--- config.mk ---
export PLATFORM = sky130hd
export DESIGN_NAME = ARM
export DESIGN_NICKNAME = ARM
export VERILOG_FILES = /design/flow/design.v
export SDC_FILE = /design/flow/constraint.sdc
export NUM_CORES = 4
export LEC_CHECK = 0
export ABC_AREA = 0
export CAP_MARGIN = 20
export CELL_PAD_IN_SITES_GLOBAL_PLACEMENT = 1
export CORE_MARGIN = 2
export CORE_UTILIZATION = 54
export CTS_CLUSTER_DIAMETER = 367
export CTS_CLUSTER_SIZE = 19
export GPL_TIMING_DRIVEN = 1
export HOLD_SLACK_MARGIN = 0.06
export PLACE_DENSITY_LB_ADDON = 0.22
export SETUP_SLACK_MARGIN = 0.1
export SLEW_MARGIN = 20
--- constraint.sdc ---
create_clock -name core_clock -period 5.9 [get_ports {CLK}]
set_input_delay 1.1800 -clock core_clock [delete_from_list [all_inputs] [get_ports {CLK}]]
set_output_delay 1.1800 -clock core_clock [all_outputs]
set_load 0.01 [all_outputs]
--- design.v ---
`timescale 1ns / 1ps
module ARM(
    input CLK,
    input RESET,
    input [31:0] InstrF,
    input [31:0] ReadData,
    output reg MemWriteM,
    output [31:0] PCF,
    output reg [31:0] ALUResultM,
    output [31:0] WriteData
    );
    reg [31:0] InstrD;
	reg[31:0] RD1E;
	wire [31:0] ResultW;
	wire [31:0] PC_Prev;
    wire WE3 ;
    wire [31:0] WD3 ;
    wire [31:0] R15 ;
    wire [31:0] RD1D ;
    wire [31:0] RD2D ;
    wire [1:0] ImmSrc ;
    wire [23:0] InstrImm ;
    wire [31:0] ExtImmD ;
    wire [3:0] Rd ;
    wire [1:0] Op ;
    wire [5:0] Funct ;
    wire MemtoRegD ;
    wire ALUSrcD ;
    wire [1:0] RegSrcD ;
    wire PCSD ;
    wire RegWD ;
    wire NoWriteD ;
    wire MemWD ;
    wire [1:0] FlagWD ;
    wire [3:0] CondD ;
    wire C_Flag ;
    wire [1:0] ShD ;
    reg [1:0] ShE;
    wire [4:0] Shamt5D ;
    wire [31:0] ShIn ;
    wire [31:0] ShOut ;
    wire [3:0] ALUControlD ;
    wire [3:0] ALUFlags ;
    wire WE_PC ;    
    wire [31:0] PC_IN ;
    reg PCSE;
    reg RegWE;
    reg MemWE;
    reg [1:0] FlagWE;
    reg NoWriteE;
    reg [3:0] ALUControlE;
    reg MemtoRegE;
    reg ALUSrcE;
    reg [3:0] CondE;
    reg [31:0] RD2E;
    reg [3:0] WA3E;
    reg [31:0] ExtImmE;
    reg [4:0] Shamt5E;
    wire RegWriteE;
    wire MemWriteE;
    wire FlushE;
    wire [31:0] SrcAE;
    wire [31:0] SrcBE;
    wire [1:0] ForwardAE;
    wire [1:0] ForwardBE;
    wire [31:0] WriteDataE;
    wire [31:0] ALUResultE;    
    wire PCSrcE;
    reg PCSrcM;
    reg RegWriteM;
    reg MemtoRegM;
    reg [3:0] WA3M;
    reg [31:0] WriteDataM;
    wire ForwardM;
    reg PCSrcW;
    reg RegWriteW;
    reg MemtoRegW;
    reg [31:0] ReadDataW;
    reg [31:0] ALUResultW;
    reg [3:0] WA3W;
    wire StallF;
    wire FlushD;
    wire StallD;
    reg [31:0] PCD;
    reg [31:0] PCE;
    wire [31:0] PCPlus4F;
    reg [31:0] PCPlus4D;
    reg [31:0] PCPlus4E;
    wire WE_PrALUResult;
    wire WE_PrPCSrc;
    wire BranchAcceptD = 1'b0;
    wire [3:0] RA1D;
    wire [3:0] RA2D;
    reg [3:0] RA1E;
    reg [3:0] RA2E;
    reg [3:0] RA2M;
    wire FlushD_H;
    wire FlushE_H;
    always @ (posedge CLK) begin
        if (RESET || FlushD) begin
            InstrD <= 1'b0;
            PCD <= 1'b0;
            PCPlus4D <= 1'b0;
        end
        else if (!StallD) begin
            InstrD <= InstrF;
            PCD <= PCF;
            PCPlus4D <= PCPlus4F;
        end
    end 
    always @ (posedge CLK) begin
        if (RESET || FlushE) begin
            PCSE <= 1'b0;
            RegWE <= 1'b0;
            MemWE <= 1'b0;
            FlagWE <= 1'b0;
            NoWriteE <= 1'b0;
            ALUControlE <= 1'b0;
            MemtoRegE <= 1'b0;
            ALUSrcE <= 1'b0;
            CondE <= 1'b0;
            ShE <= 1'b0;
            RD1E <= 1'b0;
            RD2E <= 1'b0;
            WA3E <= 1'b0;
            ExtImmE <= 1'b0;
            RA1E <= 1'b0;
            RA2E <= 1'b0;
            Shamt5E <= 1'b0;
            PCE <= 1'b0;
            PCPlus4E <= 1'b0;
        end
        else begin    
            ShE <= ShD;
            PCSE <= PCSD;
            RegWE <= RegWD;
            MemWE <= MemWD;
            FlagWE <= FlagWD;
            NoWriteE <= NoWriteD;
            ALUControlE <= ALUControlD;
            MemtoRegE <= MemtoRegD;
            ALUSrcE <= ALUSrcD;
            CondE <= CondD;
            RD1E <= RD1D;
            RD2E <= RD2D;
            WA3E <= InstrD[15:12];
            ExtImmE <= ExtImmD;
            RA1E <= RA1D;
            RA2E <= RA2D;
            Shamt5E <= Shamt5D;
            PCE <= PCD;
            PCPlus4E <= PCPlus4D;
        end
    end
    assign SrcAE = 
        ForwardAE == 2'b00 ? RD1E:
        ForwardAE == 2'b01 ? ResultW:
        ForwardAE == 2'b10 ? ALUResultM:
        1'b0;
    assign ShIn = 
        ForwardBE == 2'b00 ? RD2E:
        ForwardBE == 2'b01 ? ResultW:
        ForwardBE == 2'b10 ? ALUResultM:
        1'b0;
    assign WriteDataE = ShIn;    
    assign SrcBE = 
        ALUSrcE == 1'b0 ? ShOut: 
        ExtImmE;
    assign InstrImm = InstrD[23:0];
    assign Shamt5D = InstrD[11:7]; 
    assign ShD = InstrD[6:5];
    always @ (posedge CLK) begin
        if (RESET) begin
            RegWriteM <= 1'b0;
            MemWriteM <= 1'b0;
            MemtoRegM <= 1'b0;
        end
        else begin
            RegWriteM <= RegWriteE;
            MemWriteM <= MemWriteE;
            MemtoRegM <= MemtoRegE;
        end
        ALUResultM <= ALUResultE;
        WriteDataM <= WriteDataE;
        WA3M <= WA3E;
        RA2M <= RA2E;
    end
    always @ (posedge CLK) begin
        if (RESET) begin
            RegWriteW <= 1'b0;
            MemtoRegW <= 1'b0;
        end
        else begin
            RegWriteW <= RegWriteM;
            MemtoRegW <= MemtoRegM;
        end
        ReadDataW <= ReadData;
        ALUResultW <= ALUResultM;
        WA3W <= WA3M;
    end
    assign ResultW = (MemtoRegW == 1'b1) ? ReadDataW : ALUResultW;
    assign WE_PC = !StallF ;  
    RegFile RegFile1( 
                    CLK,
                    WE3,
                    RA1D,
                    RA2D,
                    WA3W,
                    WD3,
                    R15,
                    RD1D,
                    RD2D     
                );
    Extend Extend1(
                    ImmSrc,
                    InstrImm,
                    ExtImmD
                );
    Decoder Decoder1(
                    Rd,
                    Op,
                    Funct,
                    PCSD,
                    RegWD,
                    MemWD,
                    MemtoRegD,
                    ALUSrcD,
                    ImmSrc,
                    RegSrcD,
                    NoWriteD,
                    ALUControlD,
                    FlagWD
                );
    CondLogic CondLogic1(
                    CLK,
                    PCSE,
                    RegWE,
                    NoWriteE,
                    MemWE,
                    FlagWE,
                    CondE,
                    ALUFlags,
                    C_Flag,
                    PCSrcE,
                    RegWriteE,
                    MemWriteE,
                    RESET
                );
    Shifter Shifter1(
                    ShE,
                    Shamt5E,
                    ShIn,
                    ShOut
                );
    ALU ALU1(
                    SrcAE,
                    SrcBE,
                    ALUControlE,
                    C_Flag,
                    ALUResultE,
                    ALUFlags
                );           
    hazard_logic hazard_logic1(
                    RA1E,
                    RA2E,
                    RA1D,
                    RA2D,
                    WA3E,
                    MemtoRegE,
                    RegWriteE,
                    RegWriteM,
                    RegWriteW,
                    WA3M,
                    WA3W,
                    RA2M,
                    MemWriteM,
                    MemtoRegW,
                    PCSrcE,
                    MemtoRegD,
                    FlushD_H,
                    StallF,
                    StallD,
                    FlushE_H,
                    ForwardAE,
                    ForwardBE,
                    ForwardM
    );
    assign PCPlus4F = PCF + 3'b100;
    ProgramCounter ProgramCounter1(
                    CLK,
                    RESET,
                    WE_PC,    
                    PC_IN,
                    PCF  
                );                      
    assign CondD = InstrD[31:28];
    assign Op = InstrD[27:26];
    assign Funct = InstrD[25:20];
    assign Rd = InstrD[15:12];
    assign RA1D = RegSrcD[0] == 1'b0 ? InstrD[19:16] : 4'b1111;
    assign RA2D = RegSrcD[1] == 1'b0 ? InstrD[3:0] : InstrD[15:12];
    assign WD3 = ResultW;
    assign WE3 = RegWriteW;
    assign R15 = (BranchAcceptD) ? PCPlus4D + 3'b100 : PCPlus4F;
    assign WriteData = 
        ForwardM == 1'b0 ? WriteDataM :
        ResultW;   
    assign FlushD = FlushD_H;
    assign FlushE = FlushE_H;
    assign PC_IN = (!PCSrcE == 1'b0) ? ALUResultE : PCPlus4F ;
    assign PC_Prev = PC_IN;
endmodule
`timescale 1ns / 1ps
module RegFile(
    input         CLK,
    input         WE3,
    input  [3:0]  A1,
    input  [3:0]  A2,
    input  [3:0]  A3,
    input  [31:0] WD3,
    input  [31:0] R15,
    output [31:0] RD1,
    output [31:0] RD2
    );
    reg [31:0] RegBank [0:14];
    always @(posedge CLK) begin
        if (WE3 && A3 != 4'b1111)
            RegBank[A3] <= WD3;
    end
    assign RD1 = (A1 == 4'b1111) ? R15 :
                 (WE3 && A1 == A3) ? WD3 : RegBank[A1];
    assign RD2 = (A2 == 4'b1111) ? R15 :
                 (WE3 && A2 == A3) ? WD3 : RegBank[A2];
endmodule
`timescale 1ns / 1ps
module Extend(
    input      [1:0]  ImmSrc,
    input      [23:0] InstrImm,
    output reg [31:0] ExtImm
    );
    always @(*) begin
        case (ImmSrc)
            2'b00:   ExtImm = {24'b0, InstrImm[7:0]};                        
            2'b01:   ExtImm = {20'b0, InstrImm[11:0]};                       
            2'b10:   ExtImm = {{6{InstrImm[23]}}, InstrImm[23:0], 2'b00};    
            default: ExtImm = 32'h00000000;
        endcase
    end
endmodule
`timescale 1ns / 1ps
module Decoder(
    input  [3:0] Rd,
    input  [1:0] Op,
    input  [5:0] Funct,
    output PCS,
    output RegW,
    output MemW,
    output MemtoReg,
    output ALUSrc,
    output [1:0] ImmSrc,
    output [1:0] RegSrc,
    output reg NoWrite,
    output reg [3:0] ALUControl,
    output reg [1:0] FlagW
    );
    wire [1:0] ALUOp;
    wire Branch;
    wire RegW_internal;
    assign Branch = (Op == 2'b10);
    assign MemtoReg = (Op == 2'b01);
    assign MemW = (Op == 2'b01 && Funct[0] == 1'b0);
    assign ALUSrc = (Op == 2'b00 && Funct[5] == 1'b0) ? 1'b0 : 1'b1;
    assign ImmSrc = (Op == 2'b00) ? 2'b00 :
                    (Op == 2'b01) ? 2'b01 : 2'b10;
    assign RegW_internal = ((Op == 2'b01 && Funct[0] == 1'b0) || (Op == 2'b10)) ? 1'b0 : 1'b1;
    assign RegW = RegW_internal;
    assign RegSrc[0] = (Op == 2'b10);
    assign RegSrc[1] = (Op == 2'b01 && Funct[0] == 1'b0);
    assign ALUOp = (Op == 2'b00) ? 2'b01 :
                   (Op == 2'b01 && Funct[3] == 1'b1) ? 2'b10 :
                   (Op == 2'b01 && Funct[3] == 1'b0) ? 2'b11 :
                   2'b00;
    assign PCS = ((Rd == 4'b1111 && RegW_internal) || Branch) ? 1'b1 : 1'b0;
    always @(*) begin
        NoWrite = 1'b0;
        ALUControl = 4'b0100;
        FlagW = 2'b00;
        if (ALUOp[1]) begin
            if (ALUOp[0]) ALUControl = 4'b0010;    
            else          ALUControl = 4'b0100;    
        end
        else if (ALUOp[0]) begin
            case (Funct[4:1])
                4'b0000: begin ALUControl = 4'b0000; FlagW = Funct[0] ? 2'b10 : 2'b00; end  
                4'b0001: begin ALUControl = 4'b0001; FlagW = Funct[0] ? 2'b10 : 2'b00; end  
                4'b0010: begin ALUControl = 4'b0010; FlagW = Funct[0] ? 2'b11 : 2'b00; end  
                4'b0011: begin ALUControl = 4'b0011; FlagW = Funct[0] ? 2'b11 : 2'b00; end  
                4'b0100: begin ALUControl = 4'b0100; FlagW = Funct[0] ? 2'b11 : 2'b00; end  
                4'b0101: begin ALUControl = 4'b0101; FlagW = Funct[0] ? 2'b11 : 2'b00; end  
                4'b0110: begin ALUControl = 4'b0110; FlagW = Funct[0] ? 2'b11 : 2'b00; end  
                4'b0111: begin ALUControl = 4'b0111; FlagW = Funct[0] ? 2'b11 : 2'b00; end  
                4'b1000: begin ALUControl = 4'b0000; FlagW = 2'b10; NoWrite = 1'b1; end     
                4'b1001: begin ALUControl = 4'b0001; FlagW = 2'b10; NoWrite = 1'b1; end     
                4'b1010: begin ALUControl = 4'b0010; FlagW = 2'b11; NoWrite = 1'b1; end     
                4'b1011: begin ALUControl = 4'b0100; FlagW = 2'b11; NoWrite = 1'b1; end     
                4'b1100: begin ALUControl = 4'b1100; FlagW = Funct[0] ? 2'b10 : 2'b00; end  
                4'b1101: begin ALUControl = 4'b1101; FlagW = 2'b10; end                     
                4'b1110: begin ALUControl = 4'b1110; FlagW = Funct[0] ? 2'b10 : 2'b00; end  
                default: begin ALUControl = 4'b1111; FlagW = Funct[0] ? 2'b10 : 2'b00; end  
            endcase
        end
    end
endmodule
`timescale 1ns / 1ps
module CondLogic(
    input        CLK,
    input        PCS,
    input        RegW,
    input        NoWrite,
    input        MemW,
    input  [1:0] FlagW,
    input  [3:0] Cond,
    input  [3:0] ALUFlags,
    output       C_Flag,
    output       PCSrc,
    output       RegWrite,
    output       MemWrite,
    input        RESET
    );
    reg CondEx;
    reg N, Z, C, V;
    wire [1:0] FlagWrite;
    always @(*) begin
        case (Cond)
            4'b0000: CondEx = Z;
            4'b0001: CondEx = ~Z;
            4'b0010: CondEx = C;
            4'b0011: CondEx = ~C;
            4'b0100: CondEx = N;
            4'b0101: CondEx = ~N;
            4'b0110: CondEx = V;
            4'b0111: CondEx = ~V;
            4'b1000: CondEx = ~Z & C;
            4'b1001: CondEx = Z | ~C;
            4'b1010: CondEx = ~(N ^ V);
            4'b1011: CondEx = N ^ V;
            4'b1100: CondEx = ~Z & ~(N ^ V);
            4'b1101: CondEx = Z | (N ^ V);
            4'b1110: CondEx = 1'b1;
            default: CondEx = 1'b0;    
        endcase
    end
    assign FlagWrite = FlagW & {2{CondEx}};
    assign PCSrc = PCS & CondEx;
    assign RegWrite = RegW & CondEx & ~NoWrite;
    assign MemWrite = MemW & CondEx;
    assign C_Flag = C;
    always @(posedge CLK) begin
        if (RESET) begin
            N <= 1'b0;
            Z <= 1'b0;
            C <= 1'b0;
            V <= 1'b0;
        end
        else begin
            if (FlagWrite[1]) begin
                N <= ALUFlags[3];
                Z <= ALUFlags[2];
            end
            if (FlagWrite[0]) begin
                C <= ALUFlags[1];
                V <= ALUFlags[0];
            end
        end
    end
endmodule
`timescale 1ns / 1ps
module Shifter(
    input      [1:0]  Sh,
    input      [4:0]  Shamt5,
    input      [31:0] ShIn,
    output reg [31:0] ShOut
    );
    always @(*) begin
        case (Sh)
            2'b00:   ShOut = ShIn << Shamt5;
            2'b01:   ShOut = ShIn >> Shamt5;
            2'b10:   ShOut = $signed(ShIn) >>> Shamt5;
            default: ShOut = (ShIn >> Shamt5) | (ShIn << (6'd32 - {1'b0, Shamt5}));
        endcase
    end
endmodule
`timescale 1ns / 1ps
module ALU(
    input  [31:0] Src_A,
    input  [31:0] Src_B,
    input  [3:0]  ALUControl,
    input         C_Flag,
    output [31:0] ALUResult,
    output [3:0]  ALUFlags
    );
    reg  [32:0] Src_A_comp;
    reg  [32:0] Src_B_comp;
    reg  [32:0] C_0;
    reg  [31:0] ALUResult_i;
    reg         V;
    wire [32:0] S_wider;
    wire N, Z, C;
    assign S_wider = Src_A_comp + Src_B_comp + C_0;
    always @(*) begin
        C_0 = 33'd0;
        Src_A_comp = {1'b0, Src_A};
        Src_B_comp = {1'b0, Src_B};
        ALUResult_i = Src_B;
        V = 1'b0;
        case (ALUControl)
            4'b0000: ALUResult_i = Src_A & Src_B;
            4'b0001: ALUResult_i = Src_A ^ Src_B;
            4'b0010: begin
                C_0[0] = 1'b1;
                Src_B_comp = {1'b0, ~Src_B};
                ALUResult_i = S_wider[31:0];
                V = (Src_A[31] ^ Src_B[31]) & ~(Src_B[31] ^ S_wider[31]);
            end
            4'b0011: begin
                C_0[0] = 1'b1;
                Src_A_comp = {1'b0, ~Src_A};
                ALUResult_i = S_wider[31:0];
            end
            4'b0100: begin
                ALUResult_i = S_wider[31:0];
                V = ~(Src_A[31] ^ Src_B[31]) & (Src_B[31] ^ S_wider[31]);
            end
            4'b0101: begin
                C_0[0] = 1'b1;
                ALUResult_i = S_wider[31:0];
                V = ~(Src_A[31] ^ Src_B[31]) & (Src_B[31] ^ S_wider[31]);
            end
            4'b0110: begin
                C_0 = C_Flag ? {33{1'b1}} : 33'd0;
                Src_B_comp = {1'b0, ~Src_B};
                ALUResult_i = S_wider[31:0];
                V = ~(Src_A[31] ^ Src_B[31]) & (Src_B[31] ^ S_wider[31]);
            end
            4'b0111: begin
                C_0 = C_Flag ? {33{1'b1}} : 33'd0;
                Src_A_comp = {1'b0, ~Src_A};
                ALUResult_i = S_wider[31:0];
                V = ~(Src_A[31] ^ Src_B[31]) & (Src_B[31] ^ S_wider[31]);
            end
            4'b1100: ALUResult_i = Src_A | Src_B;
            4'b1101: ALUResult_i = Src_B;
            4'b1110: ALUResult_i = Src_A & ~Src_B;
            4'b1111: ALUResult_i = ~Src_B;
            default: ALUResult_i = Src_B;    
        endcase
    end
    assign N = ALUResult_i[31];
    assign Z = (ALUResult_i == 32'h00000000);
    assign C = S_wider[32];
    assign ALUResult = ALUResult_i;
    assign ALUFlags = {N, Z, C, V};
endmodule
`timescale 1ns / 1ps
module hazard_logic(
    input  [3:0] RA1E,
    input  [3:0] RA2E,
    input  [3:0] RA1D,
    input  [3:0] RA2D,
    input  [3:0] WA3E,
    input        MemtoRegE,
    input        RegWriteE,
    input        RegWriteM,
    input        RegWriteW,
    input  [3:0] WA3M,
    input  [3:0] WA3W,
    input  [3:0] RA2M,
    input        MemWriteM,
    input        MemtoRegW,
    input        PCSrcE,
    input        MemtoRegD,
    output       FlushD,
    output       StallF,
    output       StallD,
    output       FlushE,
    output [1:0] ForwardAE,
    output [1:0] ForwardBE,
    output       ForwardM
    );
    wire Match_1E_M = (RA1E == WA3M);
    wire Match_2E_M = (RA2E == WA3M);
    wire Match_1E_W = (RA1E == WA3W);
    wire Match_2E_W = (RA2E == WA3W);
    wire Match_12_D_E;
    wire ldrstall;
    assign ForwardAE = (Match_1E_M && RegWriteM) ? 2'b10 :
                       (Match_1E_W && RegWriteW) ? 2'b01 : 2'b00;
    assign ForwardBE = (Match_2E_M && RegWriteM) ? 2'b10 :
                       (Match_2E_W && RegWriteW) ? 2'b01 : 2'b00;
    assign ForwardM = (RA2M == WA3W) && MemWriteM && MemtoRegW && RegWriteW;
    assign Match_12_D_E = (RA1D == WA3E) || ((RA2D == WA3E) && !MemtoRegD);
    assign ldrstall = Match_12_D_E && MemtoRegE && RegWriteE;
    assign StallF = ldrstall;
    assign StallD = ldrstall;
    assign FlushE = ldrstall || PCSrcE;
    assign FlushD = PCSrcE;
endmodule
`timescale 1ns / 1ps
module ProgramCounter(
    input             CLK,
    input             RESET,
    input             WE_PC,
    input      [31:0] PC_IN,
    output reg [31:0] PC
    );
    always @(posedge CLK) begin
        if (RESET)
            PC <= 32'h00000000;
        else if (WE_PC)
            PC <= PC_IN;
    end
endmodule
--- run.sh ---
#!/bin/bash
# the make line also repeats each setting of config.mk as NAME=value (left out here)
make -C /OpenROAD-flow-scripts/flow DESIGN_CONFIG=/design/flow/config.mk WORK_HOME=/design/flow/orfs CLKGATE_MAP_FILE= finish
==> results of run 1 <==
timing repair:
| action | CTS | global route |
|---|---|---|
| buffers inserted | 27 | 20 |
| pin swaps | 31 | 29 |
| resized | 122 | 148 |
| hold endpoints to repair | 0 | 0 |
| endpoints found under the setup margin | 58 | 61 |
| gates cloned | 5 | 2 |
per-stage QoR:
| step | power (mW) | utilization (%) |
|---|---|---|
| 6_report | 18.1 | 69.8 |
| 5_1_grt | 18.4 | 69.8 |
| 4_1_cts | 17.4 | 68.7 |
| 3_5_place_dp | 13.7 | 66.0 |
| 3_3_place_gp | 13.7 | 66.0 |
| 2_1_floorplan | 9.91 | - |
per-layer routing:
| layer | share of wire (%) | vias to the layer above | track usage, % |
|---|---|---|---|
| met5 | 0.030 | - | 0 |
| met4 | 8.9 | 10 | 32.9 |
| met3 | 14 | 926 | 12.8 |
| met2 | 42 | 3989 | 71.0 |
| met1 | 35 | 22900 | 61.9 |
| li1 | - | 20300 | - |
final cells by class:
| type | instances | area (um2) | area share, % |
|---|---|---|---|
| diodes | 2 | 5.00 | 0.00839 |
| clock buffers | 78 | 1340 | 2.24 |
| clock inverters | 4 | 75.1 | 0.126 |
| inverters | 130 | 500 | 0.839 |
| multi-input cells | 3671 | 25300 | 42.4 |
| flip-flops and latches | 825 | 21300 | 35.8 |
| well taps | 1144 | 1430 | 2.40 |
| repair buffers | 1163 | 9670 | 16.2 |
==> flow_metrics.tcl, run 1 <==
# collected from the flow reports
set metrics [dict create \
    outcome "complete, but fails checks" \
    so.violations "negative setup slack" \
    drc 0 \
    rr_worst_depth 31 \
    grt_overflow_total 0 \
    post_synth_fa_ha_maj_area_fraction_pct 3.16 \
    post-place-cells 6880 \
    hold_class "register to register" \
    grt_antenna_before_repair 11 \
    nets 6004 \
    period_used_pct 121 \
    vias 48100 \
    finClkSkew_ps 56.8 \
    crit_path_max_fanout 7 \
    synthDominantCellAreaShare_pct 30.9 \
    clk_latency_ps 690 \
    maximum_clock_frequency_mhz 140 \
    synth_cells 5020 \
    final_hold_viol_count 0 \
    drt-initial-drc-count 7797 \
    sequentialPower_mw 7.04 \
    timing.critical_path.slowest_stage_cell "sky130_fd_sc_hd__a2111oi_0" \
    cap_violations 0 \
    worst_hold_path_cells 0 \
    regToRegSetupSlack_ps -1260 \
    clock-sinks 825 \
    pwr-share-comb_pct 41.4 \
    fillCellCount 6551 \
    p_clk_share_pct 19.7 \
    swShare_pct 37.5 \
    mux_share_pct 6.07 \
    final-instance-count-excl-fill 7017 \
    htreeDepth 2 \
    rsz_0062_raised_after_global_routing "true" \
    worstHoldStart "WA3E[2]$_SDFF_PP0_" \
    area_leaders "sky130_fd_sc_hd__edfxtp_1, sky130_fd_sc_hd__dfxtp_1, sky130_fd_sc_hd__nand2_1" \
    finalSetupViolCount 56 \
    crit-reg2reg-launch "RA2E[3]$_SDFF_PP0_" \
    finalInstanceArea_mm2 0.0596 \
    netlist_logic_family_top "AND-OR/OR-AND gates" \
    wire_per_inst_um 31.8 \
    critPathBufInv 6 \
    mean_syn_cell_area_um2 9.30 \
    num_io_pins 163 \
    top_cells_by_count "sky130_fd_sc_hd__nand2_1, sky130_fd_sc_hd__edfxtp_1, sky130_fd_sc_hd__nor2_1" \
    timing.slew.headroom_pct 25.5 \
    grt_first_pass_wirelength_um 313000 \
    dieHeight_um 298 \
    power_leader "combinational logic" \
    cpPeakStageDelay_ps 630 \
    crit_cells 31 \
    switchingPower_mw 6.79 \
    first_pass_iters 8 \
    ys_dominant_reg_cell "sky130_fd_sc_hd__edfxtp_1" \
    comb-power_mw 7.49 \
    fp_util_pct 54.6 \
    post-dp-hpwl_um 159000 \
    hold_ws_ps 411 \
    crit_path_end "CondLogic1.C$_SDFFE_PP0P_" \
    drv_slew 0 \
    vdd.ir_drop.worst_v 0.000332 \
    synth.ff_latch_count 825 \
    holdPathEnd "WA3M[2]$_DFF_P_" \
    critPathKind "register to register" \
    worst_setup_path_startpoint "RA2E[3]$_SDFF_PP0_" \
    grt_max_degree 132 \
    yosys_cells 5020 \
    postSynthNetCount 5184 \
    cts_hold_buf 0 \
    cts_tree "built" \
    pwr_density_cell_mw_per_mm2 303 \
    yosys.area_share.xor_xnor_pct 3.07 \
    area_delta_synth_final_pct 27.8 \
    first_global_vias 44800 \
    place_worst_setup_slack_ps -1320 \
    clock_tree.buffer_depth 3 \
    fin_crit_ps 7160 \
    netlist_area_mm2 0.0467 \
    async_flop_share_pct 0 \
    ys_area_mm2 0.0467 \
    yosys.area_share.simple_pct 16.4 \
    worst_pin_slew_ps 1120 \
    design.core.area_mm2 0.0854 \
    cts-root-buf "sky130_fd_sc_hd__clkbuf_16" \
    clkTransAtPathRegs_ps 90 \
    pwr-share-seq_pct 38.9 \
    totalNegativeSetupSlack_ps -39190 \
    post-synth-top-count-cell "sky130_fd_sc_hd__nand2_1" \
    tritoncts.num_buffers 49 \
    cell_rows 107 \
    distinct_cell_type_count_of_the_synthesized_netlist 109 \
    log.warning_count 36 \
    power_clock_mw 3.56 \
    yosys.stat.seqShare_pct 45.7 \
    place.gp.congestion 1.14 \
    floorplan.die_area_mm2 0.0888 \
    placed_area_mm2 0.0564 \
    ys.warnings.count 8 \
    startpoint_type "register" \
    leakage_power_summed_over_all_cells_nw 22.4 \
    cell_family_with_most_cp_delay "AND-OR/OR-AND gates" \
    cp_data_required_time_ps 6390 \
    die_width_um 298 \
    top_area_cell "sky130_fd_sc_hd__edfxtp_1" \
    edf_count 480 \
    port_buffers 162 \
    worstSetupEndpointType "register" \
    worst_ep_arrival_time_ps 7650 \
    vias_per_cell 6.86 \
    globalRouteTotalUtil_pct 48.1 \
    antenna_violating_nets_post_route 0 \
    post_synth_ao_oa_area_fraction_pct 21.0 \
    cell_internal_power_mw 11.3 \
    post-route-worst-setup-slack_ps -1260 \
    worstReg2RegEnd "CondLogic1.C$_SDFFE_PP0P_" \
    drt-total-wl_um 223000 \
]
==> run 2: changes to the inputs <==
Settings changed: CELL_PAD_IN_SITES_GLOBAL_PLACEMENT 1 to 0, CORE_UTILIZATION 54 to 61, PLACE_DENSITY_LB_ADDON 0.22 to not set.
==> run 2 against run 1 <==
Net effect: fails the layout checks on max-capacitance violations, max-slew violations, negative setup slack; final area increased by 0.69%; non-clock buffer count stayed put; sequential share of layout area shrank 0.24 points; via count rose by 8.4%; sequential power hardly changed; global-route usage is 10 points higher; core utilization rose by 9.4 points; combinational power is 5.2% higher; largest cell class unchanged; highest routed layer unchanged.
==> flow_metrics.tcl, run 2 <==
# collected from the flow reports
set metrics [dict create \
    distinct_cell_type_count_of_the_synthesized_netlist 109 \
    place.gp.congestion 1.18 \
    met1_usage_pct 69.0 \
    vias 52200 \
    ys.warnings.count 8 \
    startpoint_type "register" \
    rr_worst_depth 34 \
    yosys.area_share.simple_pct 16.4 \
    clkTransAtPathRegs_ps 100 \
    post_synth_fa_ha_maj_area_fraction_pct 3.16 \
    first_pass_iters 14 \
    tritoncts.num_buffers 49 \
    finalSetupViolCount 59 \
    area_delta_synth_final_pct 28.7 \
    num_io_pins 163 \
    leakage_power_summed_over_all_cells_nw 22.5 \
    clk_latency_ps 690 \
    grt_use_met2_pct 82.0 \
    pwr-share-seq_pct 37.9 \
    finClkSkew_ps 72.0 \
    fin_crit_ps 7360 \
    postSynthNetCount 5184 \
    yosys.area_share.xor_xnor_pct 3.07 \
    use_met3_pct 24.5 \
    cell_rows 101 \
    timing.critical_path.slowest_stage_cell "sky130_fd_sc_hd__fa_1" \
    ys_area_mm2 0.0467 \
    cpMostUsedCell "sky130_fd_sc_hd__buf_4" \
    p_clk_share_pct 19.9 \
    grt_max_degree 132 \
    critPathKind "register to register" \
    yosys_cells 5020 \
    drt-initial-drc-count 11600 \
    netlist_area_mm2 0.0467 \
    switchingPower_mw 7.27 \
    worstHoldStart "WA3E[0]$_SDFF_PP0_" \
    crit_cells 34 \
    edf_count 480 \
    hold_ws_ps 430 \
    design.core.area_mm2 0.0758 \
    finalInstanceArea_mm2 0.0601 \
    clock_tree.buffer_depth 3 \
    final_hold_viol_count 0 \
    log.warning_count 37 \
    synth_cells 5020 \
    post_synth_ao_oa_area_fraction_pct 21.0 \
    final_core_util_pct 79.2 \
    yosys.stat.seqShare_pct 45.7 \
    timing.slew.headroom_pct -6.09 \
    critPathBufInv 10 \
    placed_area_mm2 0.0557 \
    fin_total_pwr_mw 18.6 \
    crit_path_end "ProgramCounter1.PC[31]$_SDFFE_PP0N_" \
    mean_syn_cell_area_um2 9.30 \
    grt_peak_use_layer "met2" \
    cp_data_required_time_ps 6500 \
    sequentialPower_mw 7.06 \
    pwr-share-comb_pct 42.3 \
    cts_tree "built" \
    comb-power_mw 7.88 \
    globalRouteTotalUtil_pct 58.3 \
    place_worst_setup_slack_ps -1860 \
    holdPathEnd "WA3M[0]$_DFF_P_" \
    post-dp-hpwl_um 160000 \
    htreeDepth 2 \
    cts-root-buf "sky130_fd_sc_hd__clkbuf_16" \
    post-place-cells 6659 \
    crit_path_max_fanout 10 \
    antenna_violating_nets_post_route 0 \
    drc 0 \
    nets 5999 \
    vdd.ir_drop.worst_v 0.000365 \
    hold_class "register to register" \
    rsz_0062_raised_after_global_routing "true" \
    cell_internal_power_mw 11.4 \
    worst_pin_slew_ps 1590 \
    dieHeight_um 281 \
    grt_first_pass_wirelength_um 333000 \
    maximum_clock_frequency_mhz 136 \
    area_leaders "sky130_fd_sc_hd__edfxtp_1, sky130_fd_sc_hd__dfxtp_1, sky130_fd_sc_hd__nand2_1" \
    power_leader "combinational logic" \
    fp_util_pct 61.6 \
    swShare_pct 39.0 \
    synth.ff_latch_count 825 \
    so.violations "max-capacitance violations, max-slew violations, negative setup slack" \
    worst_ep_arrival_time_ps 7960 \
    regToRegSetupSlack_ps -1460 \
    first_global_vias 48700 \
    post-synth-top-count-cell "sky130_fd_sc_hd__nand2_1" \
    worst_setup_path_startpoint "MemtoRegW$_SDFF_PP0_" \
    vias_per_cell 7.61 \
    worstSetupEndpointType "register" \
    top_cells_by_count "sky130_fd_sc_hd__nand2_1, sky130_fd_sc_hd__edfxtp_1, sky130_fd_sc_hd__nor2_1" \
    outcome "complete, but fails checks" \
    port_buffers 162 \
    crit-reg2reg-launch "MemtoRegW$_SDFF_PP0_" \
    grt_overflow_total 0 \
    pwr_density_cell_mw_per_mm2 310 \
    worst_hold_path_cells 0 \
    period_used_pct 125 \
    top_area_cell "sky130_fd_sc_hd__edfxtp_1" \
    cell_family_with_most_cp_delay "AND-OR/OR-AND gates" \
    cts_hold_buf 0 \
    worstReg2RegEnd "ProgramCounter1.PC[31]$_SDFFE_PP0N_" \
    die_width_um 281 \
    final-instance-count-excl-fill 6853 \
    grt_antenna_before_repair 19 \
    mux_share_pct 6.07 \
    cap_violations 1 \
    wire_per_inst_um 35.0 \
    post-route-worst-setup-slack_ps -1460 \
    async_flop_share_pct 0 \
    ys_dominant_reg_cell "sky130_fd_sc_hd__edfxtp_1" \
    synthDominantCellAreaShare_pct 30.9 \
    netlist_logic_family_top "AND-OR/OR-AND gates" \
    drt-total-wl_um 240000 \
    floorplan.die_area_mm2 0.0787 \
    drv_slew 3 \
    power_clock_mw 3.70 \
    clock-sinks 825 \
    totalNegativeSetupSlack_ps -49180 \
    cpPeakStageDelay_ps 450 \
]
==> run 2: layout make-up <==
cell class              count  area, um2
diodes                     11       27.5
clock buffers              76       1330
clock inverters             4       75.1
fillers                  4494      15800
inverters                 130        502
multi-input cells        3666      25700
flip-flops and latches    825      21300
well taps                 978       1220
repair buffers           1163       9830
==> run 2: layer usage <==
layer / routed length [um] / share of wire (%) / up-vias
met4: 29500 / 12 / 20
met3: 42400 / 18 / 2024
li1: - / - / 20300
met2: 93800 / 39 / 5901
met5: 177 / 0.074 / -
met1: 73900 / 31 / 23900
==> run 2: what timing repair did <==
item,4_1_cts,5_1_grt
gates cloned,2,2
gates resized,271,155
pin swaps,102,77
buffers inserted,71,37
endpoints found under the setup margin,60,63
==> run 3: changes to the inputs <==
Settings changed: ABC_AREA 0 to 1, CAP_MARGIN 20 to 40, CORE_ASPECT_RATIO set to 1.06, CORE_UTILIZATION 61 to 68, CTS_CLUSTER_SIZE 19 to 20, PLACE_DENSITY_LB_ADDON set to 0.22, SETUP_SLACK_MARGIN 0.1 to -0.36.
Clock period 5.9 ns to 10.3 ns, I/O delays scaled along.
==> run 3 against run 2 <==
Net effect: sequential cell count did not move; the run now finishes clean; non-clock buffer count shrank 865; clock skew shrank 16 ps; power decreased by 51%; final area down 17%; core utilization fell by 4.8 points.
==> flow_metrics.tcl, run 3 <==
# collected from the flow reports
set metrics [dict create \
    outcome "finished clean" \
    worst_setup_path_startpoint "RA2E[3]$_SDFF_PP0_" \
    vdd.ir_drop.worst_v 0.000189 \
    tritoncts.num_buffers 47 \
    cpPeakStageDelay_ps 530 \
    synth.ff_latch_count 825 \
    rsz_0062_raised_after_global_routing "false" \
    dieHeight_um 272 \
    crit_path_end "CondLogic1.Z$_SDFFE_PP0P_" \
    ys_area_mm2 0.0460 \
    critPathBufInv 5 \
    drt-initial-drc-count 9191 \
    cts_tree "built" \
    top_cells_by_count "sky130_fd_sc_hd__nand2_1, sky130_fd_sc_hd__o21ai_0, sky130_fd_sc_hd__nor2_1" \
    cpMostUsedCell "sky130_fd_sc_hd__nand2_1" \
    clk_latency_ps 680 \
    rr_worst_depth 44 \
    place_worst_setup_slack_ps 2840 \
    hold_class "register to register" \
    swShare_pct 38.5 \
    holdPathEnd "WA3W[1]$_DFF_P_" \
    synthDominantCellAreaShare_pct 31.4 \
    cell_rows 98 \
    clkTransAtPathRegs_ps 120 \
    num_io_pins 163 \
    drv_slew 0 \
    finalSetupViolCount 0 \
    distinct_cell_type_count_of_the_synthesized_netlist 65 \
    post-route-worst-setup-slack_ps 2550 \
    cp_data_required_time_ps 10930 \
    nets 5794 \
    drc 0 \
    crit_cells 44 \
    worstHoldStart "WA3M[1]$_DFF_P_" \
    pwr-share-seq_pct 45.1 \
    regToRegSetupSlack_ps 2550 \
    switchingPower_mw 3.50 \
    cell_internal_power_mw 5.60 \
    critPathKind "register to register" \
    cts_resized 0 \
    fin_crit_ps 7750 \
    worstReg2RegEnd "CondLogic1.Z$_SDFFE_PP0P_" \
    totalNegativeSetupSlack_ps 0 \
    power_clock_mw 2.01 \
    globalRouteTotalUtil_pct 51.3 \
    crit-reg2reg-launch "RA2E[3]$_SDFF_PP0_" \
    area_delta_synth_final_pct 8.84 \
    edf_count 480 \
    yosys.stat.seqShare_pct 46.4 \
    clock-sinks 825 \
    maximum_clock_frequency_mhz 129 \
    design.core.area_mm2 0.0672 \
    power_leader "registers" \
    ys.warnings.count 8 \
    grt_overflow_total 0 \
    pwr_density_cell_mw_per_mm2 182 \
    netlist_logic_family_top "simple AND/OR/NAND/NOR gates" \
    post_synth_fa_ha_maj_area_fraction_pct 3.21 \
    worst_hold_path_cells 0 \
    cap_violations 0 \
    antenna_violating_nets_post_route 0 \
    vias 46200 \
    worstSetupEndpointType "register" \
    mux_share_pct 0.123 \
    cell_family_with_most_cp_delay "simple AND/OR/NAND/NOR gates" \
    top_area_cell "sky130_fd_sc_hd__edfxtp_1" \
    crit_path_max_fanout 65 \
    cts_setup_buffers 0 \
    p_clk_share_pct 22.1 \
    finalInstanceArea_mm2 0.0500 \
    fin_total_pwr_mw 9.11 \
    wire_per_inst_um 28.0 \
    period_used_pct 75.2 \
    final_core_util_pct 74.4 \
    leakage_power_summed_over_all_cells_nw 19.4 \
    htreeDepth 2 \
    sequentialPower_mw 4.11 \
    timing.critical_path.slowest_stage_cell "sky130_fd_sc_hd__fa_1" \
    worst_pin_slew_ps 1030 \
    synth_cells 5664 \
    placed_area_mm2 0.0485 \
    post-synth-top-count-cell "sky130_fd_sc_hd__nand2_1" \
    startpoint_type "register" \
    post-dp-hpwl_um 124000 \
    die_width_um 257 \
    final_hold_viol_count 0 \
    grt_max_degree 148 \
    grt_antenna_before_repair 15 \
    first_pass_iters 14 \
    cts_hold_buf 0 \
    timing.slew.headroom_pct 31.2 \
    ys_dominant_reg_cell "sky130_fd_sc_hd__edfxtp_1" \
    first_global_vias 42800 \
    place.gp.congestion 1.09 \
    comb-power_mw 2.99 \
    pwr-share-comb_pct 32.8 \
    floorplan.die_area_mm2 0.0697 \
    drt-total-wl_um 184000 \
    grt_first_pass_wirelength_um 267000 \
    vias_per_cell 7.04 \
    fp_util_pct 68.4 \
    fillCellCount 4960 \
    mean_syn_cell_area_um2 8.11 \
    clock_tree.buffer_depth 3 \
    post_synth_ao_oa_area_fraction_pct 18.7 \
    yosys_cells 5664 \
    log.warning_count 36 \
    yosys.area_share.simple_pct 22.3 \
    finClkSkew_ps 56.0 \
    port_buffers 162 \
    worst_ep_arrival_time_ps 8370 \
    cts-root-buf "sky130_fd_sc_hd__clkbuf_16" \
    postSynthNetCount 5828 \
    netlist_area_mm2 0.0460 \
    area_leaders "sky130_fd_sc_hd__edfxtp_1, sky130_fd_sc_hd__dfxtp_1, sky130_fd_sc_hd__o21ai_0" \
    yosys.area_share.xor_xnor_pct 2.32 \
    async_flop_share_pct 0 \
]
run 3: final cells by class:
type                    instances  area (um2)  share of cell area (%)
well taps                     900        1130                    2.25
flip-flops and latches        825       21300                    42.6
clock buffers                  76        1310                    2.61
diodes                          6        15.0                  0.0300
multi-input cells            4028       21800                    43.5
repair buffers                298        2800                    5.61
inverters                     430        1620                    3.24
clock inverters                 3        66.3                   0.133
run 3: per-stage QoR:
step | hold WS, ps | instances
after global placement | 367 | 6454
after floorplan | 351 | 5664
after CTS | 373 | 6552
after detailed placement | 370 | 6473
final | 371 | 6566
after global routing | 391 | 6561
run 3: layer usage:
metal,global-route usage (%),wire (um),vias to the layer above
li1,-,-,19700
met1,65.0,60400,21000
met2,73.2,74600,4546
met3,21.8,34600,1016
met4,29.9,14000,17
met5,0.542,270,-
==> run 4: changes to the inputs <==
Settings changed: CAP_MARGIN 40 to 0, CTS_CLUSTER_DIAMETER 367 to 102, SETUP_SLACK_MARGIN -0.36 to 3.26.
==> run 4 against run 3 <==
Net effect: critical path type unchanged; sequential power hardly changed; core utilization increased by 0.53 points; largest power group unchanged; largest cell class unchanged; worst hold slack worse by 19 ps; combinational power about the same; routed wire length increased by 1.3%; die area did not move; highest routed layer unchanged; cell count grew 0.12%; synthesized cell count unchanged; final area increased by 0.71%; clock skew decreased by 7.3 ps.
==> flow_metrics.tcl, run 4 <==
# collected from the flow reports
set metrics [dict create \
    outcome "finished clean" \
    first_pass_iters 12 \
    crit-reg2reg-launch "Shamt5E[1]$_SDFF_PP0_" \
    area_delta_synth_final_pct 9.61 \
    p_clk_share_pct 22.4 \
    cell_family_with_most_cp_delay "simple AND/OR/NAND/NOR gates" \
    vdd.ir_drop.worst_v 0.000179 \
    rsz_0062_raised_after_global_routing "false" \
    area_leaders "sky130_fd_sc_hd__edfxtp_1, sky130_fd_sc_hd__dfxtp_1, sky130_fd_sc_hd__o21ai_0" \
    globalRouteTotalUtil_pct 51.1 \
    grt_max_degree 148 \
    antenna_violating_nets_post_route 0 \
    finClkSkew_ps 48.7 \
    grt_antenna_before_repair 11 \
    timing.critical_path.slowest_stage_cell "sky130_fd_sc_hd__fa_1" \
    maximum_clock_frequency_mhz 149 \
    critPathBufInv 8 \
    fillCellCount 4912 \
    startpoint_type "register" \
    drt-initial-drc-count 9325 \
    post-dp-hpwl_um 124000 \
    distinct_cell_type_count_of_the_synthesized_netlist 65 \
    cell_internal_power_mw 5.63 \
    worst_pin_slew_ps 1300 \
    tritoncts.num_buffers 48 \
    fp_util_pct 68.4 \
    post_synth_fa_ha_maj_area_fraction_pct 3.21 \
    power_clock_mw 2.06 \
    worst_hold_path_cells 0 \
    worstReg2RegEnd "CondLogic1.Z$_SDFFE_PP0P_" \
    log.warning_count 43 \
    design.core.area_mm2 0.0672 \
    die_width_um 257 \
    critPathKind "register to register" \
    sequentialPower_mw 4.11 \
    cts_hold_buf 0 \
    yosys.area_share.simple_pct 22.3 \
    port_buffers 162 \
    yosys.stat.seqShare_pct 46.4 \
    worstSetupEndpointType "register" \
    cell_rows 98 \
    yosys_cells 5664 \
    totalNegativeSetupSlack_ps 0 \
    ys.warnings.count 8 \
    cpPeakStageDelay_ps 460 \
    nets 5792 \
    regToRegSetupSlack_ps 3570 \
    ys_area_mm2 0.0460 \
    synthDominantCellAreaShare_pct 31.4 \
    crit_cells 39 \
    first_global_vias 42400 \
    final_hold_viol_count 0 \
    comb-power_mw 3.01 \
    fin_crit_ps 6730 \
    mux_share_pct 0.123 \
    cts-root-buf "sky130_fd_sc_hd__clkbuf_16" \
    vias_per_cell 7.08 \
    cts_tree "built" \
    grt_first_pass_wirelength_um 266000 \
    final-instance-count-excl-fill 6574 \
    hold_class "register to register" \
    wire_per_inst_um 28.3 \
    finalInstanceArea_mm2 0.0504 \
    top_cells_by_count "sky130_fd_sc_hd__nand2_1, sky130_fd_sc_hd__o21ai_0, sky130_fd_sc_hd__nor2_1" \
    period_used_pct 65.3 \
    drt-total-wl_um 186000 \
    cap_violations 0 \
    ys_dominant_reg_cell "sky130_fd_sc_hd__edfxtp_1" \
    swShare_pct 38.8 \
    post-synth-top-count-cell "sky130_fd_sc_hd__nand2_1" \
    pwr-share-seq_pct 44.8 \
    worstHoldStart "WA3M[1]$_DFF_P_" \
    placed_area_mm2 0.0483 \
    num_io_pins 163 \
    yosys.area_share.xor_xnor_pct 2.32 \
    clkTransAtPathRegs_ps 100 \
    synth.ff_latch_count 825 \
    post-place-cells 6454 \
    worst_setup_path_startpoint "Shamt5E[1]$_SDFF_PP0_" \
    worst_ep_arrival_time_ps 7330 \
    pwr-share-comb_pct 32.8 \
    grt_overflow_total 0 \
    edf_count 480 \
    floorplan.die_area_mm2 0.0697 \
    power_leader "registers" \
    clock-sinks 825 \
    drc 0 \
    top_area_cell "sky130_fd_sc_hd__edfxtp_1" \
    async_flop_share_pct 0 \
    final_core_util_pct 75.0 \
    synth_cells 5664 \
    rr_worst_depth 39 \
    htreeDepth 2 \
    crit_path_end "CondLogic1.Z$_SDFFE_PP0P_" \
    clk_latency_ps 680 \
    leakage_power_summed_over_all_cells_nw 19.5 \
    drv_slew 0 \
    dieHeight_um 272 \
    netlist_area_mm2 0.0460 \
    cp_data_required_time_ps 10900 \
    netlist_logic_family_top "simple AND/OR/NAND/NOR gates" \
    clock_tree.buffer_depth 3 \
    crit_path_max_fanout 38 \
    post_synth_ao_oa_area_fraction_pct 18.7 \
    place.gp.congestion 1.09 \
    holdPathEnd "WA3W[1]$_DFF_P_" \
    timing.slew.headroom_pct 13.2 \
    fin_total_pwr_mw 9.19 \
    vias 46500 \
    switchingPower_mw 3.56 \
    finalSetupViolCount 0 \
    mean_syn_cell_area_um2 8.11 \
    pwr_density_cell_mw_per_mm2 182 \
    postSynthNetCount 5828 \
]
run 4: metrics by stage:
step | hold slack [ps] | setup slack (ps)
2_1_floorplan | 351 | 4150
3_3_place_gp | 367 | 2950
3_5_place_dp | 370 | 2830
4_1_cts | 359 | 3280
5_1_grt | 364 | 3230
6_report | 352 | 3570
run 4: cell type report:
| type | instances | area (um2) | share of cell area (%) |
|---|---|---|---|
| clock buffers | 77 | 1330 | 2.64 |
| flip-flops and latches | 825 | 21300 | 42.4 |
| inverters | 430 | 1640 | 3.26 |
| diodes | 14 | 35.0 | 0.0695 |
| multi-input cells | 4030 | 22000 | 43.6 |
| repair buffers | 293 | 2820 | 5.59 |
| clock inverters | 5 | 105 | 0.209 |
| well taps | 900 | 1130 | 2.24 |
run 4: layer usage:
layer / global-route usage (%) / vias up / share of wire, %
li1: - / 19700 / -
met5: 0 / - / 0.31
met4: 29.6 / 19 / 8.2
met1: 64.8 / 21100 / 33
met2: 72.9 / 4575 / 40
met3: 22.1 / 1135 / 19
run 4: timing repair:
item	CTS	global route
buffers inserted	0	19
pin swaps	0	17
endpoints found under the hold margin	0	0
gates cloned	0	5
setup endpoints to repair	17	33
gates resized	17	63
==> run 5: changes to the inputs <==
Settings changed: ABC_AREA 1 to not set, CAP_MARGIN 0 to 20, CELL_PAD_IN_SITES_GLOBAL_PLACEMENT 0 to not set, CORE_ASPECT_RATIO 1.06 to not set, CORE_UTILIZATION 68 to 67, CTS_CLUSTER_DIAMETER 102 to not set, CTS_CLUSTER_SIZE 20 to 37, GPL_TIMING_DRIVEN 1 to not set, HOLD_SLACK_MARGIN 0.06 to not set, MAX_ROUTING_LAYER set to met4, PLACE_DENSITY_LB_ADDON 0.22 to not set, SETUP_SLACK_MARGIN 3.26 to not set, TNS_END_PERCENT set to 5.
Clock period 10.3 ns to 6.24 ns, I/O delays scaled along.
==> run 5 against run 4 <==
Net effect: the flow now stops in global routing (5_1_grt); die area grew 3.0%; synthesized cell count is 11% lower; synthesized area grew 1.5%.
==> flow_metrics.tcl, run 5 <==
# metrics dict for downstream scripts
set metrics [dict create \
    outcome "did not finish" \
    outcome.stop_stage "global routing (5_1_grt)" \
    flow.first_error "[ERROR GRT-0116] Global routing finished with congestion. Check the congestion regions in the DRC Viewer." \
    clock_tree.buffer_depth 3 \
    globalRouteTotalUtil_pct 81.8 \
    distinct_cell_type_count_of_the_synthesized_netlist 109 \
    tritoncts.num_buffers 82 \
    edf_count 480 \
    yosys_cells 5020 \
    postSynthNetCount 5184 \
    ys_area_mm2 0.0467 \
    post_synth_fa_ha_maj_area_fraction_pct 3.16 \
    mean_syn_cell_area_um2 9.30 \
    die_width_um 268 \
    design.core.area_mm2 0.0688 \
    top_cells_by_count "sky130_fd_sc_hd__nand2_1, sky130_fd_sc_hd__edfxtp_1, sky130_fd_sc_hd__nor2_1" \
    placed_area_mm2 0.0553 \
    htreeDepth 3 \
    synth.ff_latch_count 825 \
    synthDominantCellAreaShare_pct 30.9 \
    place_worst_setup_slack_ps -1130 \
    floorplan.die_area_mm2 0.0718 \
    yosys.area_share.xor_xnor_pct 3.07 \
    post-place-cells 6574 \
    netlist_area_mm2 0.0467 \
    dieHeight_um 268 \
    netlist_logic_family_top "AND-OR/OR-AND gates" \
    ys_dominant_reg_cell "sky130_fd_sc_hd__edfxtp_1" \
    yosys.area_share.simple_pct 16.4 \
    mux_share_pct 6.07 \
    ys.warnings.count 8 \
    post-synth-top-count-cell "sky130_fd_sc_hd__nand2_1" \
    cts-root-buf "sky130_fd_sc_hd__clkbuf_16" \
    yosys.stat.seqShare_pct 45.7 \
    synth_cells 5020 \
    port_buffers 162 \
    place.gp.congestion 1.22 \
    async_flop_share_pct 0 \
    post-dp-hpwl_um 154000 \
    post_synth_ao_oa_area_fraction_pct 21.0 \
    clock-sinks 825 \
    cts_hold_buf 0 \
    grt_overflow_total 177 \
    fp_util_pct 67.8 \
    cell_rows 96 \
    area_leaders "sky130_fd_sc_hd__edfxtp_1, sky130_fd_sc_hd__dfxtp_1, sky130_fd_sc_hd__nand2_1" \
    top_area_cell "sky130_fd_sc_hd__edfxtp_1" \
    num_io_pins 163 \
]
==> run 5: what timing repair did <==
item                                    CTS
endpoints found under the setup margin   55
gates resized                           145
cloned                                    2
buffers inserted                         29
pin swaps                                65
==> run 5: metal layers <==
metal	GRT usage (%)	overflow
met5	-	-
met4	78.2	72
met3	67.9	5
met2	92.8	98
met1	83.0	2
==> run 6: changes to the inputs <==
Settings changed: ABC_AREA set to 1, CELL_PAD_IN_SITES_GLOBAL_PLACEMENT set to 0, CORE_ASPECT_RATIO set to 1.06, CORE_UTILIZATION 67 to 66, CTS_CLUSTER_DIAMETER set to 367, CTS_CLUSTER_SIZE 37 to 20, GPL_TIMING_DRIVEN set to 1, HOLD_SLACK_MARGIN set to 0.06, MAX_ROUTING_LAYER met4 to not set, PLACE_DENSITY_LB_ADDON set to 0.22, SETUP_SLACK_MARGIN set to 3.26, TNS_END_PERCENT 5 to not set.
Clock period 6.24 ns to 10.3 ns, I/O delays scaled along.
==> run 6 against run 5 <==
Net effect: the run now finishes clean; synthesized area decreased by 1.5%; synthesized cell count increased by 13%; die area hardly changed.
==> flow_metrics.tcl, run 6 <==
# collected from the flow reports
set metrics [dict create \
    first_global_vias 42700 \
    yosys.area_share.simple_pct 22.3 \
    cap_violations 0 \
    final_core_util_pct 73.1 \
    ys_dominant_reg_cell "sky130_fd_sc_hd__edfxtp_1" \
    synthDominantCellAreaShare_pct 31.4 \
    worstSetupEndpointType "register" \
    worstHoldStart "WA3M[1]$_DFF_P_" \
    nets 5809 \
    crit_cells 44 \
    crit_path_max_fanout 7 \
    clock_tree.buffer_depth 3 \
    sequentialPower_mw 4.13 \
    crit-reg2reg-launch "WA3W[0]$_DFF_P_" \
    antenna_violating_nets_post_route 0 \
    top_area_cell "sky130_fd_sc_hd__edfxtp_1" \
    floorplan.die_area_mm2 0.0718 \
    vdd.ir_drop.worst_v 0.000183 \
    dieHeight_um 276 \
    area_leaders "sky130_fd_sc_hd__edfxtp_1, sky130_fd_sc_hd__dfxtp_1, sky130_fd_sc_hd__o21ai_0" \
    cell_internal_power_mw 5.60 \
    distinct_cell_type_count_of_the_synthesized_netlist 65 \
    clk_latency_ps 670 \
    regToRegSetupSlack_ps 3570 \
    final_hold_viol_count 0 \
    grt_overflow_total 0 \
    timing.critical_path.slowest_stage_cell "sky130_fd_sc_hd__fa_1" \
    cell_family_with_most_cp_delay "simple AND/OR/NAND/NOR gates" \
    place.gp.congestion 1.10 \
    wire_per_inst_um 29.2 \
    post-synth-top-count-cell "sky130_fd_sc_hd__nand2_1" \
    yosys_cells 5664 \
    maximum_clock_frequency_mhz 149 \
    post_synth_fa_ha_maj_area_fraction_pct 3.21 \
    worst_setup_path_startpoint "WA3W[0]$_DFF_P_" \
    die_width_um 260 \
    fin_crit_ps 6730 \
    mux_share_pct 0.123 \
    cpPeakStageDelay_ps 440 \
    tritoncts.num_buffers 47 \
    pwr-share-comb_pct 33.0 \
    log.warning_count 35 \
    mean_syn_cell_area_um2 8.11 \
    globalRouteTotalUtil_pct 51.8 \
    cpMostUsedCell "sky130_fd_sc_hd__nand2_1" \
    power_leader "registers" \
    pwr-share-seq_pct 45.0 \
    edf_count 480 \
    synth_cells 5664 \
    synth.ff_latch_count 825 \
    power_clock_mw 2.02 \
    critPathKind "register to register" \
    top_cells_by_count "sky130_fd_sc_hd__nand2_1, sky130_fd_sc_hd__o21ai_0, sky130_fd_sc_hd__nor2_1" \
    worst_hold_path_cells 0 \
    cts_tree "built" \
    p_clk_share_pct 22.0 \
    finalSetupViolCount 0 \
    cts-root-buf "sky130_fd_sc_hd__clkbuf_16" \
    num_io_pins 163 \
    switchingPower_mw 3.58 \
    swShare_pct 39.0 \
    port_buffers 162 \
    async_flop_share_pct 0 \
    grt_antenna_before_repair 11 \
    totalNegativeSetupSlack_ps 0 \
    postSynthNetCount 5828 \
    area_delta_synth_final_pct 9.59 \
    grt_max_degree 181 \
    vias 47200 \
    leakage_power_summed_over_all_cells_nw 19.5 \
    clock-sinks 825 \
    clkTransAtPathRegs_ps 100 \
    post-dp-hpwl_um 127000 \
    vias_per_cell 7.16 \
    period_used_pct 65.3 \
    pwr_density_cell_mw_per_mm2 182 \
    rr_worst_depth 44 \
    drv_slew 0 \
    netlist_logic_family_top "simple AND/OR/NAND/NOR gates" \
    startpoint_type "register" \
    comb-power_mw 3.03 \
    cp_data_required_time_ps 10900 \
    drt-total-wl_um 193000 \
    crit_path_end "CondLogic1.Z$_SDFFE_PP0P_" \
    drc 0 \
    hold_class "register to register" \
    finClkSkew_ps 57.9 \
    worst_pin_slew_ps 1290 \
    netlist_area_mm2 0.0460 \
    ys.warnings.count 8 \
    rsz_0062_raised_after_global_routing "false" \
    worst_ep_arrival_time_ps 7330 \
    design.core.area_mm2 0.0689 \
    yosys.area_share.xor_xnor_pct 2.32 \
    critPathBufInv 5 \
    fp_util_pct 66.7 \
    ys_area_mm2 0.0460 \
    grt_first_pass_wirelength_um 274000 \
    yosys.stat.seqShare_pct 46.4 \
    timing.slew.headroom_pct 13.9 \
    outcome "finished clean" \
    worstReg2RegEnd "CondLogic1.Z$_SDFFE_PP0P_" \
    holdPathEnd "WA3W[1]$_DFF_P_" \
    post_synth_ao_oa_area_fraction_pct 18.7 \
    first_pass_iters 22 \
    htreeDepth 2 \
    cell_rows 99 \
    drt-initial-drc-count 10300 \
]
run 6: repair_timing:
item	4_1_cts	5_1_grt
gates resized	13	60
cloned	1	7
hold buffers	0	0
setup buffers	0	27
hold endpoints to repair	0	0
pin swaps	1	13
endpoints found under the setup margin	26	29
run 6: layout make-up:
class | instances | area, um2
Clock inverter | 3 | 62.6
Fill cell | 5132 | 18500
Clock buffer | 74 | 1300
Inverter | 430 | 1650
Multi-Input combinational cell | 4033 | 22000
Antenna cell | 10 | 25.0
Sequential cell | 825 | 21300
Timing Repair Buffer | 308 | 2900
Tap cell | 909 | 1140
run 6: stage by stage:
stage | setup slack [ps] | power (mW) | cells | hold slack (ps) | area (um2)
floorplan | 4150 | 5.65 | 5664 | 351 | 46000
global placement | 2680 | 6.87 | 6468 | 369 | 48300
detailed placement | 2670 | 6.92 | 6469 | 370 | 48400
CTS | 3270 | 8.84 | 6547 | 378 | 49800
global route | 3230 | 9.33 | 6584 | 376 | 50300
finish | 3570 | 9.17 | 6592 | 361 | 50400
run 6: layer usage:
layer	vias to the layer above	GRT usage (%)	part of all wire (%)
met1	21400	66.8	33
met5	-	0	0.18
met2	4811	72.4	39
li1	19700	-	-
met4	18	32.1	8.7
met3	1238	21.6	19
==> run 7: changes to the inputs <==
Settings changed: ABC_AREA 1 to not set, CELL_PAD_IN_SITES_GLOBAL_PLACEMENT 0 to not set, CORE_ASPECT_RATIO 1.06 to not set, CORE_UTILIZATION 66 to 61, CTS_CLUSTER_DIAMETER 367 to 26, CTS_CLUSTER_SIZE 20 to 54, GPL_TIMING_DRIVEN 1 to not set, HOLD_SLACK_MARGIN 0.06 to not set, PLACE_DENSITY_LB_ADDON 0.22 to not set, SETUP_SLACK_MARGIN 3.26 to 1.31, TNS_END_PERCENT set to 5.
Clock period 10.3 ns to 5.11 ns, I/O delays scaled along.
==> run 7 against run 6 <==
Net effect: the flow now stops in global routing (5_1_grt); die area rose by 9.7%; synthesized area up 1.5%; synthesized cell count is 11% lower.
==> flow_metrics.tcl, run 7 <==
# metrics dict for downstream scripts
set metrics [dict create \
    synthDominantCellAreaShare_pct 30.9 \
    num_io_pins 163 \
    cts-root-buf "sky130_fd_sc_hd__clkbuf_16" \
    postSynthNetCount 5184 \
    post-synth-top-count-cell "sky130_fd_sc_hd__nand2_1" \
    outcome.stop_stage "global routing (5_1_grt)" \
    grt_overflow_total 249 \
    flow.first_error "[ERROR GRT-0232] Routing congestion too high. Check the congestion heatmap in the GUI." \
    cts_hold_buf 0 \
    place.gp.congestion 1.18 \
    yosys.area_share.simple_pct 16.4 \
    yosys.area_share.xor_xnor_pct 3.07 \
    tritoncts.num_buffers 185 \
    clock-sinks 825 \
    synth.ff_latch_count 825 \
    edf_count 480 \
    ys_dominant_reg_cell "sky130_fd_sc_hd__edfxtp_1" \
    synth_cells 5020 \
    clock_tree.buffer_depth 3 \
    netlist_logic_family_top "AND-OR/OR-AND gates" \
    post_synth_fa_ha_maj_area_fraction_pct 3.16 \
    place_worst_setup_slack_ps -2430 \
    htreeDepth 4 \
    fp_util_pct 61.6 \
    floorplan.die_area_mm2 0.0787 \
    globalRouteTotalUtil_pct 83.8 \
    die_width_um 281 \
    dieHeight_um 281 \
    top_area_cell "sky130_fd_sc_hd__edfxtp_1" \
    ys_area_mm2 0.0467 \
    distinct_cell_type_count_of_the_synthesized_netlist 109 \
    async_flop_share_pct 0 \
    area_leaders "sky130_fd_sc_hd__edfxtp_1, sky130_fd_sc_hd__dfxtp_1, sky130_fd_sc_hd__nand2_1" \
    mean_syn_cell_area_um2 9.30 \
    yosys_cells 5020 \
    port_buffers 162 \
    cell_rows 101 \
    post-dp-hpwl_um 160000 \
    netlist_area_mm2 0.0467 \
    ys.warnings.count 8 \
    top_cells_by_count "sky130_fd_sc_hd__nand2_1, sky130_fd_sc_hd__edfxtp_1, sky130_fd_sc_hd__nor2_1" \
    mux_share_pct 6.07 \
    yosys.stat.seqShare_pct 45.7 \
    post-place-cells 6761 \
    placed_area_mm2 0.0564 \
    post_synth_ao_oa_area_fraction_pct 21.0 \
    outcome "did not finish" \
    design.core.area_mm2 0.0758 \
]
## run 7: per-stage QoR
stage / utilization (%) / hold WS (ps)
detailed placement: 74.4 / 400
global placement: 74.4 / 392
floorplan: - / 373
CTS: 84.5 / 392
## run 7: routing by layer
metal / global-route usage (%) / overflow
met1: 85.2 / 8
met2: 94.5 / 126
met3: 73.4 / 3
met4: 83.3 / 111
met5: 43.8 / 1
## run 7: timing repair
| action | CTS |
|---|---|
| setup buffers | 22 |
| pin swaps | 39 |
| gates resized | 226 |
| endpoints found under the setup margin | 234 |
| cloned | 2 |
==> run 8: changes to the inputs <==
Settings changed: ABC_AREA set to 1, CAP_MARGIN 20 to 40, CELL_PAD_IN_SITES_GLOBAL_PLACEMENT set to 0, CORE_ASPECT_RATIO set to 1.06, CORE_UTILIZATION 61 to 68, CTS_CLUSTER_DIAMETER 26 to 383, CTS_CLUSTER_SIZE 54 to 20, GPL_TIMING_DRIVEN set to 1, HOLD_SLACK_MARGIN set to 0.06, PLACE_DENSITY_LB_ADDON set to 0.22, SETUP_SLACK_MARGIN 1.31 to -0.36, TNS_END_PERCENT 5 to not set.
Clock period 5.11 ns to 9.44 ns, I/O delays scaled along.
==> run 8 against run 7 <==
Net effect: the run now finishes clean; die area decreased by 12%; synthesized area down 1.5%; synthesized cell count up 13%.
==> flow_metrics.tcl, run 8 <==
# collected from the flow reports
set metrics [dict create \
    clkTransAtPathRegs_ps 100 \
    grt_first_pass_wirelength_um 278000 \
    p_clk_share_pct 22.0 \
    swShare_pct 38.9 \
    drt-initial-drc-count 10600 \
    post-synth-top-count-cell "sky130_fd_sc_hd__nand2_1" \
    ys_area_mm2 0.0460 \
    clk_latency_ps 650 \
    mean_syn_cell_area_um2 8.11 \
    hold_class "register to register" \
    holdPathEnd "WA3W[1]$_DFF_P_" \
    worst_pin_slew_ps 1090 \
    clock_tree.buffer_depth 3 \
    floorplan.die_area_mm2 0.0697 \
    yosys_cells 5664 \
    timing.slew.headroom_pct 27.0 \
    fp_util_pct 68.4 \
    final-instance-count-excl-fill 6564 \
    crit-reg2reg-launch "RA2E[3]$_SDFF_PP0_" \
    cts_setup_buffers 0 \
    die_width_um 257 \
    totalNegativeSetupSlack_ps 0 \
    power_leader "registers" \
    ys_dominant_reg_cell "sky130_fd_sc_hd__edfxtp_1" \
    mux_share_pct 0.123 \
    switchingPower_mw 3.87 \
    maximum_clock_frequency_mhz 127 \
    post_synth_fa_ha_maj_area_fraction_pct 3.21 \
    use_met3_pct 21.2 \
    num_io_pins 163 \
    crit_path_max_fanout 65 \
    cpMostUsedCell "sky130_fd_sc_hd__nand2_1" \
    place.gp.congestion 1.07 \
    synth.ff_latch_count 825 \
    vdd.ir_drop.worst_v 0.000233 \
    pwr_density_cell_mw_per_mm2 199 \
    post_synth_ao_oa_area_fraction_pct 18.7 \
    async_flop_share_pct 0 \
    netlist_area_mm2 0.0460 \
    met1_usage_pct 67.9 \
    wire_per_inst_um 29.1 \
    rr_worst_depth 44 \
    grt_max_degree 160 \
    rsz_0062_raised_after_global_routing "false" \
    drc 0 \
    vias 47300 \
    power_clock_mw 2.19 \
    cts_resized 0 \
    cpPeakStageDelay_ps 520 \
    drt-total-wl_um 191000 \
    postSynthNetCount 5828 \
    first_global_vias 43900 \
    netlist_logic_family_top "simple AND/OR/NAND/NOR gates" \
    outcome "finished clean" \
    pwr-share-comb_pct 32.7 \
    finClkSkew_ps 27.9 \
    cts-root-buf "sky130_fd_sc_hd__clkbuf_16" \
    ys.warnings.count 8 \
    worst_ep_arrival_time_ps 8430 \
    antenna_violating_nets_post_route 0 \
    crit_cells 44 \
    post-dp-hpwl_um 130000 \
    cap_violations 0 \
    cts_hold_buf 0 \
    design.core.area_mm2 0.0672 \
    startpoint_type "register" \
    cts_tree "built" \
    critPathKind "register to register" \
    final_hold_viol_count 0 \
    period_used_pct 83.2 \
    htreeDepth 2 \
    vias_per_cell 7.21 \
    comb-power_mw 3.25 \
    grt_antenna_before_repair 7 \
    critPathBufInv 5 \
    regToRegSetupSlack_ps 1590 \
    finalSetupViolCount 0 \
    timing.critical_path.slowest_stage_cell "sky130_fd_sc_hd__fa_1" \
    crit_path_end "CondLogic1.Z$_SDFFE_PP0P_" \
    fin_crit_ps 7850 \
    synthDominantCellAreaShare_pct 31.4 \
    top_area_cell "sky130_fd_sc_hd__edfxtp_1" \
    log.warning_count 33 \
    yosys.area_share.xor_xnor_pct 2.32 \
    sequentialPower_mw 4.51 \
    dieHeight_um 272 \
    synth_cells 5664 \
    globalRouteTotalUtil_pct 53.3 \
    leakage_power_summed_over_all_cells_nw 19.3 \
    cell_family_with_most_cp_delay "simple AND/OR/NAND/NOR gates" \
    worst_setup_path_startpoint "RA2E[3]$_SDFF_PP0_" \
    worstHoldStart "WA3M[1]$_DFF_P_" \
    top_cells_by_count "sky130_fd_sc_hd__nand2_1, sky130_fd_sc_hd__o21ai_0, sky130_fd_sc_hd__nor2_1" \
    grt_peak_use_layer "met2" \
    cp_data_required_time_ps 10010 \
    grt_use_met2_pct 75.9 \
    worst_hold_path_cells 0 \
    post-place-cells 6476 \
    area_leaders "sky130_fd_sc_hd__edfxtp_1, sky130_fd_sc_hd__dfxtp_1, sky130_fd_sc_hd__o21ai_0" \
    yosys.stat.seqShare_pct 46.4 \
    area_delta_synth_final_pct 8.61 \
    distinct_cell_type_count_of_the_synthesized_netlist 65 \
    worstSetupEndpointType "register" \
    pwr-share-seq_pct 45.3 \
    worstReg2RegEnd "CondLogic1.Z$_SDFFE_PP0P_" \
    nets 5793 \
    edf_count 480 \
    fillCellCount 4799 \
    cell_rows 98 \
    first_pass_iters 10 \
    drv_slew 0 \
    tritoncts.num_buffers 47 \
    flop_area_mm2 0.0213 \
    grt_overflow_total 0 \
    cell_internal_power_mw 6.08 \
    multiInputGateArea_mm2 0.0217 \
    yosys.area_share.simple_pct 22.3 \
    clock-sinks 825 \
    port_buffers 162 \
]
-- run 8: area by class of cell --
cell class	count	share of cell area (%)
inverters	430	3.25
clock inverters	4	0.143
repair buffers	297	5.51
clock buffers	73	2.55
diodes	7	0.0351
well taps	900	2.26
flip-flops and latches	825	42.7
multi-input cells	4028	43.5
-- run 8: metal layers --
| layer | routed length [um] | up-vias | share of wire [%] |
|---|---|---|---|
| met4 | 16100 | 6 | 8.4 |
| li1 | - | 19700 | - |
| met3 | 36100 | 1235 | 19 |
| met2 | 76500 | 5033 | 40 |
| met5 | 161 | - | 0.084 |
| met1 | 62400 | 21400 | 33 |
-- run 8: stage by stage --
stage	power (mW)	hold WS [ps]	cell area (um2)	setup WS, ps	utilization, %
final	9.95	388	49900	1590	74.3
after global routing	10.1	393	49900	955	74.3
after CTS	9.63	386	49900	1850	74.2
after detailed placement	7.57	372	48500	1910	72.2
after global placement	7.47	371	48300	1960	71.9
after floorplan	6.16	351	46000	3290	-
Power and IR drop assume default switching activity.
